==> flow/design.v (excerpt) <==
module smul_q31 (
    input  logic        clk,
    input  logic        reset,
    input  logic        go,
    input  logic [31:0] left,
    input  logic [31:0] right,
    output logic [31:0] out,
    output logic        done
);
  num_smul #(
      .LEFT_WIDTH (32),
      .RIGHT_WIDTH(32),
      .OUT_WIDTH  (32),
      .OUT_LSB    (31)
  ) mul (
      .left (left),
      .right(right),
      .go   (go),
      .reset(reset),
      .clk  (clk),
      .out  (out),
      .done (done)
  );
endmodule
For scale: about 5300 cells after synthesis, about 98 flip-flops, roughly 41000 sq um of cells after synthesis.
make LEC_CHECK=0 ABC_AREA=1 CAP_MARGIN=30 CELL_PAD_IN_SITES_DETAIL_PLACEMENT=2 CORE_MARGIN=8 CORE_UTILIZATION=40 CTS_CLUSTER_SIZE=66 GPL_ROUTABILITY_DRIVEN=0 SETUP_SLACK_MARGIN=1.5 SLEW_MARGIN=20 TNS_END_PERCENT=55 finish   # period 10.5 ns
run.sh (not shown) runs the stock make flow with config.mk's settings and CLKGATE_MAP_FILE=.
The baseline stopped in global routing with GRT-0116.
==> next run, changes <==
CAP_MARGIN = 20   (was 30)
CELL_PAD_IN_SITES_GLOBAL_PLACEMENT = 3   (was default)
CORE_UTILIZATION = 64   (was 40)
GPL_TIMING_DRIVEN = 1   (was default)
MAX_ROUTING_LAYER = met4   (was default)
TNS_END_PERCENT = 80   (was 55)
clock period = 12.7 ns   (was 10.5 ns; I/O delays follow)
With this change the flow stopped in global placement without I/O (GPL-0301).
Synthesized cell count stays the same.
Synthesized area is unchanged.
Die size falls by 36%.
==> next run, changes <==
ABC_AREA = default   (was 1)
CELL_PAD_IN_SITES_DETAIL_PLACEMENT = default   (was 2)
CELL_PAD_IN_SITES_GLOBAL_PLACEMENT = default   (was 3)
CORE_MARGIN = 2   (was 8)
CORE_UTILIZATION = 72   (was 64)
GPL_ROUTABILITY_DRIVEN = default   (was 0)
GPL_TIMING_DRIVEN = default   (was 1)
SETUP_SLACK_MARGIN = default   (was 1.5)
TNS_END_PERCENT = default   (was 80)
clock period = 7.08 ns   (was 12.7 ns; I/O delays follow)
Outcome: Now the flow ran to the end with violations: negative setup slack. Synthesized area shrinks by about 6%. Die size falls by about 24%. Synthesized cell count fell by about 24%.
==> next run, changes <==
ABC_AREA = 1   (was default)
CAP_MARGIN = 5   (was 20)
CTS_CLUSTER_DIAMETER = 77   (was default)
SETUP_SLACK_MARGIN = -0.61   (was default)
clock period = 6.01 ns   (was 7.08 ns; I/O delays follow)
After rerunning: With this change the flow never finished: it broke off in global routing. Synthesized cell count rises by 31%. Die size rises by 6.5%. Synthesized area rises by 6.6%.
==> next run, changes <==
CAP_MARGIN = 20   (was 5)
CTS_CLUSTER_DIAMETER = default   (was 77)
PLACE_DENSITY_LB_ADDON = 0.23   (was default)
SETUP_SLACK_MARGIN = default   (was -0.61)
clock period = 6.91 ns   (was 6.01 ns; I/O delays follow)
The changed run produced a layout that fails on negative setup slack. Synthesized area stays the same. Synthesized cell count is unchanged. Die size does not change.

---

## run A
Starting RTL as in the previous note.
export LEC_CHECK = 0
export ABC_AREA = 0
export CAP_MARGIN = 30
export CELL_PAD_IN_SITES_DETAIL_PLACEMENT = 2
export CELL_PAD_IN_SITES_GLOBAL_PLACEMENT = 3
export CORE_MARGIN = 8
export CORE_UTILIZATION = 40
export CTS_CLUSTER_SIZE = 66
export GPL_ROUTABILITY_DRIVEN = 0
export SETUP_SLACK_MARGIN = 1.5
export SLEW_MARGIN = 20
export TNS_END_PERCENT = 55
create_clock -name core_clock -period 10.5 [get_ports {clk}]
Run A has completed all stages; timing, DRC and antenna checks passed.
[inputs] run B vs run A
- CELL_PAD_IN_SITES_GLOBAL_PLACEMENT no longer set, was 3
- CORE_UTILIZATION now 70, was 40
- CELL_PAD_IN_SITES_DETAIL_PLACEMENT no longer set, was 2
- MAX_ROUTING_LAYER now met4, previously not set
- GPL_ROUTABILITY_DRIVEN no longer set, was 0
- ABC_AREA no longer set, was 0
- SETUP_SLACK_MARGIN no longer set, was 1.5
- CORE_MARGIN now 3, was 8
- CAP_MARGIN now 20, was 30
- TNS_END_PERCENT no longer set, was 55
- the clock period (ns, I/O delays scaled along) now 6.34, was 10.5
### Flow results
Status run B: flow complete, layout not clean - negative setup slack. From run A to run B the numbers moved as follows: design area went up 0.0053 mm², met1 global-route usage went up 21 points, global-route usage went up 20 points, net switching component of the power went up 87%. Worst supply voltage drop on vdd, run B and run A, lower one = run A.
Inputs modified between run B and run C:
- CORE_UTILIZATION: 70 -> 45
- SETUP_SLACK_MARGIN: unset -> 2.5
- CTS_CLUSTER_SIZE: 66 -> unset
- CORE_MARGIN: 3 -> 2
- MAX_ROUTING_LAYER: met4 -> unset
- the clock period (ns, I/O delays scaled along): 6.34 -> 8.0
==> results <==
- Run C finished every step from synthesis to the final layout, and the layout passed the timing, design-rule and antenna checks.
- When run C is measured against run B, its share of power burned in combinational logic turns out 3.3 points lower.
- Highest metal layer used by the detailed router = met5: run C; highest metal layer used by the detailed router = met4: run B
- The cell area in run C sits 3.2% below the value recorded for run B.
- Portion of the clock cycle consumed by the worst path in the final layout ends up higher on run B.
> inputs changed (run C -> run D)
- PLACE_DENSITY_LB_ADDON newly set to 0.05
- CORE_MARGIN changed from 2 to 6
- CELL_PAD_IN_SITES_GLOBAL_PLACEMENT newly set to 3
- CTS_CLUSTER_SIZE newly set to 89
- SLEW_MARGIN changed from 20 to 40
- CAP_MARGIN changed from 20 to 25
- GPL_ROUTABILITY_DRIVEN newly set to 0
- CELL_PAD_IN_SITES_DETAIL_PLACEMENT newly set to 1
[summary]
Run C reports its origin of the worst setup path as mul.right_tmp[5] while run D reports mul.left_tmp[31]. Between run D and run C, the difference in number of placed instances with taps included is negligible. Against run C, run D comes in 1.5 points higher on total global routing track utilization. met5 as the top layer reached by signal wires was reported by run C, and met4 by run D. Worst setup slack delta (run D − run C): unfavourable. The standard cells in run D occupy less silicon area than those in run C do. Compared with run C, run D shows a final total power that is 5.8% higher. Diff run C -> run D: critical path depth down about 8%; number of failing setup endpoints in the final timing report held; cell count -about 0.47%. The total detailed-routing wirelength in run D is 1.16 times that in run C.
Relative to run D, the following input files were edited for run E:
- SLEW_MARGIN now 20, was 40
- PLACE_DENSITY_LB_ADDON no longer set, was 0.05
- GPL_ROUTABILITY_DRIVEN no longer set, was 0
- CAP_MARGIN now 20, was 25
- PLACE_DENSITY now 0.42, previously not set
- CELL_PAD_IN_SITES_DETAIL_PLACEMENT no longer set, was 1
- CORE_MARGIN now 2, was 6
- CTS_CLUSTER_SIZE now 97, was 89
- SETUP_SLACK_MARGIN now 0.62, was 2.5
- CELL_PAD_IN_SITES_GLOBAL_PLACEMENT no longer set, was 3
- CTS_CLUSTER_DIAMETER now 168, previously not set
Run E falls short of run D in worst slew margin relative to its limit. Run E vs. run D: global-route usage over all layers went up; filler cell count went down; total of plain and repair buffers excluding clock buffers went down. The vias per cell of run E is lower than that of run D. Looking only at clock-buffer cell count, and setting everything else aside, the higher value of run E and run D goes to run D. Number of gates resized after CTS: lower on run E. Run D → run E: fraction of the core area occupied by cells at floorplan shows a reduction of 0.43 points, final non-filler cell area shrank by about 0.9%, number of remaining DRC errors level. Run D and run E ended up with roughly the same worst endpoint required time.
Input-level comparison between run F and run E:
- removing CTS_CLUSTER_DIAMETER (formerly 168)
- setting TNS_END_PERCENT to 10 for the first time
- removing CTS_CLUSTER_SIZE (formerly 97)
- changing CORE_UTILIZATION from 45 to 72
- removing SETUP_SLACK_MARGIN (formerly 0.62)
- changing the clock period (ns, I/O delays scaled along) from 8.0 to 12.4
[summary]
The faster design of the two is run E; run F tops out lower. Taking run E as the reference, in run F arrival time of data at the critical path endpoint went up 1.21 ns; clock skew went up 0.0044 ns; met3 layer wire length in the routed design went up 2900 µm; number of design-rule violations left by the first detailed-router iteration went up 421; buffer-and-inverter tally for the worst setup path went down 1. Relative to run E, wire length of the first global-routing pass decreased by 20,000 µm in run F. Run E was routed with more vias than run F. Of run E and run F, the lower antenna diode count belongs to run F.

---

smul_q31 again, from the RTL that the note above started with.
clock: 6.01 ns
lec_check: 0
abc_area: 1
cap_margin: 5
core_aspect_ratio: 0.94
core_margin: 2
core_utilization: 72
cts_cluster_diameter: 77
cts_cluster_size: 72
max_routing_layer: met4
setup_slack_margin: -0.61
slew_margin: 20
The baseline died in global routing.
Next try:
Settings changed: ABC_AREA 1 to default, CAP_MARGIN 5 to 20, CORE_ASPECT_RATIO 0.94 to default, CORE_UTILIZATION 72 to 65, CTS_CLUSTER_DIAMETER 77 to default, CTS_CLUSTER_SIZE 72 to 66, SETUP_SLACK_MARGIN -0.61 to default.
Clock period 6.01 ns to 6.5 ns, I/O delays scaled along.
- The new run ran to the end with violations: setup timing
- area after synthesis came out lower by 6.2%
- die size is higher by 3.8%
- synthesized cell count fell by 24%
Next try:
Settings changed: CORE_MARGIN 2 to 3, CORE_UTILIZATION 65 to 60, PLACE_DENSITY_LB_ADDON from default to 0.16.
Clock period 6.5 ns to 4.26 ns, I/O delays scaled along.
The new run produced a layout that fails on setup timing.
Hold slack loses 8.5 ps.
Clock skew is higher by 8.5 ps.
Clock-buffer cell count does not change.
Maximum frequency is higher slightly.
Design area is lower slightly.
Wire length is lower by a little under a tenth.
Area after synthesis does not change.
Next try:
Settings changed: CORE_MARGIN 3 to 2, CORE_UTILIZATION 60 to 72, CTS_CLUSTER_SIZE 66 to 99, MAX_ROUTING_LAYER met4 to default, PLACE_DENSITY_LB_ADDON 0.16 to default.
Clock period 4.26 ns to 12.4 ns, I/O delays scaled along.
What happened: The changed run went through all stages and came out clean; core utilization rises by 3.3 points; total power falls by 71%; final cell count falls by 12%.

---

Starting RTL as in the previous note.
clock: 5.67 ns
lec_check: 0
cap_margin: 20
core_margin: 2
core_utilization: 72
cts_cluster_diameter: 373
cts_cluster_size: 95
setup_slack_margin: 0.39
slew_margin: 20
tns_end_percent: 10
The first run produced a layout that fails on setup timing.
Edit:
Settings changed: CTS_CLUSTER_DIAMETER 373 to unset, CTS_CLUSTER_SIZE 95 to unset, PLACE_DENSITY set to 0.42, SETUP_SLACK_MARGIN 0.39 to unset, TNS_END_PERCENT 10 to unset.
Clock period 5.67 ns to 9.72 ns, I/O delays scaled along.
What happened: With this change the flow passed the timing, design-rule and antenna checks. Final area is lower by roughly a tenth. Core utilization shrinks by 8.7 points. Fmax falls by roughly a tenth.
Edit:
Settings changed: CORE_UTILIZATION 72 to 55, PLACE_DENSITY 0.42 to unset, SETUP_SLACK_MARGIN set to 2.5.
Clock period 9.72 ns to 7.68 ns, I/O delays scaled along.
What happened: The changed run produced a clean layout. Non-clock buffer count went up by 246. Wire length rises by 12%. Critical path depth grows by 1. Design area increases by 12%.
Edit:
Settings changed: CORE_UTILIZATION 55 to 70, PLACE_DENSITY_LB_ADDON set to 0.0, SETUP_SLACK_MARGIN 2.5 to 1.57.
Clock period 7.68 ns to 8.17 ns, I/O delays scaled along.
What happened: Via count increases by 5.7%; count of clock-buffer cells in the layout is unchanged; wire length increases by 5.0%; worst hold slack is better by 0.016 ns; synthesized cell count stays the same; sequential cell count does not change.
Edit:
Settings changed: CORE_UTILIZATION 70 to 72, CTS_CLUSTER_DIAMETER set to 334, CTS_CLUSTER_SIZE set to 58, SETUP_SLACK_MARGIN 1.57 to -0.51.
Clock period 8.17 ns to 5.8 ns, I/O delays scaled along.
The new run completed, yet does not pass: setup timing.
Fmax grows by 0.72%.
Power grows by 49%.
Combinational power increases by 53%.
Sequential cell count stays the same.
Register-to-register slack got worse by 2.3 ns.
Wire length climbs by 0.72%.
Power figures rest on the tool's default switching activity, not on a simulated workload.
